Design mac_unit, start of the top module:
module mac_unit(input clk,en,clr,
                input [15:0]a,b,
                output [39:0]c);
For scale: roughly 170 flip-flops.
clock: 13.7 ns
lec_check: 0
abc_area: 0
cap_margin: 20
core_margin: 2
core_utilization: 68
gpl_timing_driven: 0
hold_slack_margin: 0.21
min_routing_layer: met1
place_density: 0.62
setup_slack_margin: 1.58
slew_margin: 5
tns_end_percent: 80
run.sh (not shown) runs the stock make flow with config.mk's settings and CLKGATE_MAP_FILE=.
Rerun with:
==> flow/config.mk (replaced) <==
export PLATFORM = sky130hd
export DESIGN_NAME = mac_unit
export DESIGN_NICKNAME = mac_unit
export VERILOG_FILES = /design/flow/design.v
export SDC_FILE = /design/flow/constraint.sdc
export NUM_CORES = 4
export LEC_CHECK = 0
export ABC_AREA = 1
export CAP_MARGIN = 20
export CORE_MARGIN = 2
export CORE_UTILIZATION = 70
export SETUP_SLACK_MARGIN = 1.8
export SLEW_MARGIN = 20
==> flow/constraint.sdc (replaced) <==
create_clock -name core_clock -period 13.9 [get_ports {clk}]
set_input_delay 2.7800 -clock core_clock [delete_from_list [all_inputs] [get_ports {clk}]]
set_output_delay 2.7800 -clock core_clock [all_outputs]
set_load 0.01 [all_outputs]
Outcome: Setup slack gains 0.12 ns; count of clock-buffer cells in the layout does not change; die area goes up by 7.0%; area after synthesis goes up by 10%; cell count grows by 34%; fmax goes down by 0.57%; first-iteration DRC count rose by 110%; final area is higher by 9.4%.

== build 29 ==
Starting RTL as in the previous note.
// mac_unit
module mac_unit(input clk,en,clr,
                input [15:0]a,b,
                output [39:0]c);
clock: 11.5 ns
lec_check: 0
abc_area: 1
cap_margin: 40
core_margin: 2
core_utilization: 72
cts_cluster_diameter: 106
place_density_lb_addon: 0.01
setup_slack_margin: -0.71
slew_margin: 20
[flow] build 29 | stages: complete | final checks: fail | reason: setup timing
Input changes introduced in build 28 (baseline for comparison: build 29):
==> flow/config.mk <==
export PLATFORM = sky130hd
export DESIGN_NAME = mac_unit
export DESIGN_NICKNAME = mac_unit
export VERILOG_FILES = /design/flow/design.v
export SDC_FILE = /design/flow/constraint.sdc
export NUM_CORES = 4
export LEC_CHECK = 0
export ABC_AREA = 1
export CAP_MARGIN = 20
export CORE_MARGIN = 2
export CORE_UTILIZATION = 70
export SETUP_SLACK_MARGIN = 2.37
export SLEW_MARGIN = 20
==> flow/constraint.sdc <==
create_clock -name core_clock -period 13.6 [get_ports {clk}]
set_input_delay 2.7200 -clock core_clock [delete_from_list [all_inputs] [get_ports {clk}]]
set_output_delay 2.7200 -clock core_clock [all_outputs]
set_load 0.01 [all_outputs]
Results
- Build 28 completed every stage of the flow, and the final layout passed the timing, design-rule and antenna checks.
- Width of the chip | build 28 above build 29
- Going from build 29 to build 28, the die area was enlarged.
- Comparing build 29 and build 28, share of the cycle needed by the critical path after routing is lower on build 28.
- Cmp build 28 vs build 29: setup total negative slack higher in build 28
- Going from build 29 to build 28, the met2 demand-to-capacity share in global routing was found to have gone down by 8.9 points.
[inputs] build 34 vs build 28
diff --git a/flow/config.mk b/flow/config.mk
--- a/flow/config.mk
+++ b/flow/config.mk
@@ -9,5 +9,5 @@
 export CAP_MARGIN = 20
 export CORE_MARGIN = 2
-export CORE_UTILIZATION = 70
-export SETUP_SLACK_MARGIN = 2.37
+export CORE_UTILIZATION = 72
+export CTS_CLUSTER_SIZE = 98
 export SLEW_MARGIN = 20
==> flow/constraint.sdc <==
create_clock -name core_clock -period 6.57 [get_ports {clk}]
set_input_delay 1.3140 -clock core_clock [delete_from_list [all_inputs] [get_ports {clk}]]
set_output_delay 1.3140 -clock core_clock [all_outputs]
set_load 0.01 [all_outputs]
--- outcome ---
The flow for build 34 finished, though final verification flagged setup timing.
Placeable core area in build 34 is about 3.2% below build 28.
The higher worst setup slack came out of build 28.
Build 34 ends up with higher global-route usage than build 28 does.
Re die area: build 34 is about 2.7% down on build 28.
Of build 34 and build 28, build 28 shows the lower met3 layer wire length in the routed design, with build 34 above it.
Antenna diode count in build 34 vs build 28: up 3
From build 28 to build 34 the numbers moved as follows: met1 track demand over resource in global routing shows an increase of 0.35 points.
What build 36 does differently from build 34 at the input level:
diff --git a/flow/config.mk b/flow/config.mk
--- a/flow/config.mk
+++ b/flow/config.mk
@@ -8,6 +8,9 @@
 export ABC_AREA = 1
 export CAP_MARGIN = 20
+export CORE_ASPECT_RATIO = 0.5
 export CORE_MARGIN = 2
 export CORE_UTILIZATION = 72
+export CTS_CLUSTER_DIAMETER = 400
 export CTS_CLUSTER_SIZE = 98
+export SETUP_SLACK_MARGIN = 1.54
 export SLEW_MARGIN = 20
### Flow results
Build 36: all stages done; final checks FAILED (setup timing).
Compared to build 34, build 36 shows a narrower setup margin.
Per the comparison of build 36 with build 34, share of the core filled with cells rose by 1.9 points, effective utilization at floorplan rose by 1.1 points, final instance area rose by 140 um^2, post-detailed-routing wire length rose by 4.9 mm.

Starting RTL as in the previous note.
Settings: LEC_CHECK=0, ABC_AREA=1, CAP_MARGIN=5, CELL_PAD_IN_SITES_DETAIL_PLACEMENT=1, CELL_PAD_IN_SITES_GLOBAL_PLACEMENT=1, CORE_ASPECT_RATIO=0.5, CORE_MARGIN=7, CORE_UTILIZATION=70, CTS_CLUSTER_DIAMETER=360, CTS_CLUSTER_SIZE=34, GPL_ROUTABILITY_DRIVEN=1, GPL_TIMING_DRIVEN=0, MAX_ROUTING_LAYER=met4, MIN_ROUTING_LAYER=met2, PLACE_DENSITY=0.63, SLEW_MARGIN=20, TNS_END_PERCENT=40; clock period 10.6 ns.
The baseline failed in global placement without I/O, error GPL-0301.
Then changed:
Settings changed: CORE_MARGIN 7 to 2, CORE_UTILIZATION 70 to 27, GPL_TIMING_DRIVEN 0 to default, HOLD_SLACK_MARGIN from default to 0.19, MIN_ROUTING_LAYER met2 to default, SLEW_MARGIN 20 to 5, TNS_END_PERCENT 40 to default.
Clock period 10.6 ns to 7.58 ns, I/O delays scaled along.
Result: The changed run finished but fails on negative setup slack; die size climbs by well over a third; synthesized area is unchanged; synthesized cell count is unchanged.
Then changed:
Settings changed: CAP_MARGIN 5 to 25, CELL_PAD_IN_SITES_DETAIL_PLACEMENT 1 to 0, CORE_ASPECT_RATIO 0.5 to default, CORE_UTILIZATION 27 to 72, CTS_CLUSTER_DIAMETER 360 to default, GPL_ROUTABILITY_DRIVEN 1 to 0, HOLD_SLACK_MARGIN 0.19 to default, SETUP_SLACK_MARGIN from default to 1.89, SLEW_MARGIN 5 to 20.
After rerunning: The new run died in global placement without I/O; die area goes down by 62%; synthesized area stays the same; synthesized cell count does not change.
Then changed:
Settings changed: CELL_PAD_IN_SITES_GLOBAL_PLACEMENT 1 to 0, CORE_UTILIZATION 72 to 61, SETUP_SLACK_MARGIN 1.89 to -0.46.
Clock period 7.58 ns to 11.3 ns, I/O delays scaled along.
Result: With this change the flow finished with negative setup slack left; die area went up by 18%; area after synthesis does not change; synthesized cell count stays the same.
Then changed:
Settings changed: CAP_MARGIN 25 to 5, CORE_UTILIZATION 61 to 72, CTS_CLUSTER_DIAMETER from default to 77, SETUP_SLACK_MARGIN -0.46 to 2.39, SLEW_MARGIN 20 to 30.
Clock period 11.3 ns to 9.27 ns, I/O delays scaled along.
Result: The new run completed and failed the layout checks on negative setup slack. Core utilization climbs by 17 points. Area after synthesis does not change. Final area came out higher by about 4%. Via count is higher by about 11%. Global-route usage is higher by 9.3 points.
Then changed:
Settings changed: CELL_PAD_IN_SITES_GLOBAL_PLACEMENT 0 to 1, CTS_CLUSTER_DIAMETER 77 to default, CTS_CLUSTER_SIZE 34 to 99, PLACE_DENSITY 0.63 to 0.35, SETUP_SLACK_MARGIN 2.39 to 2.05, SLEW_MARGIN 30 to 20.
Clock period 9.27 ns to 6.93 ns, I/O delays scaled along.
What happened:
- Now the flow did not get past global placement without I/O with GPL-0301
- synthesized cell count does not change
- synthesized area stays the same
- die size is unchanged
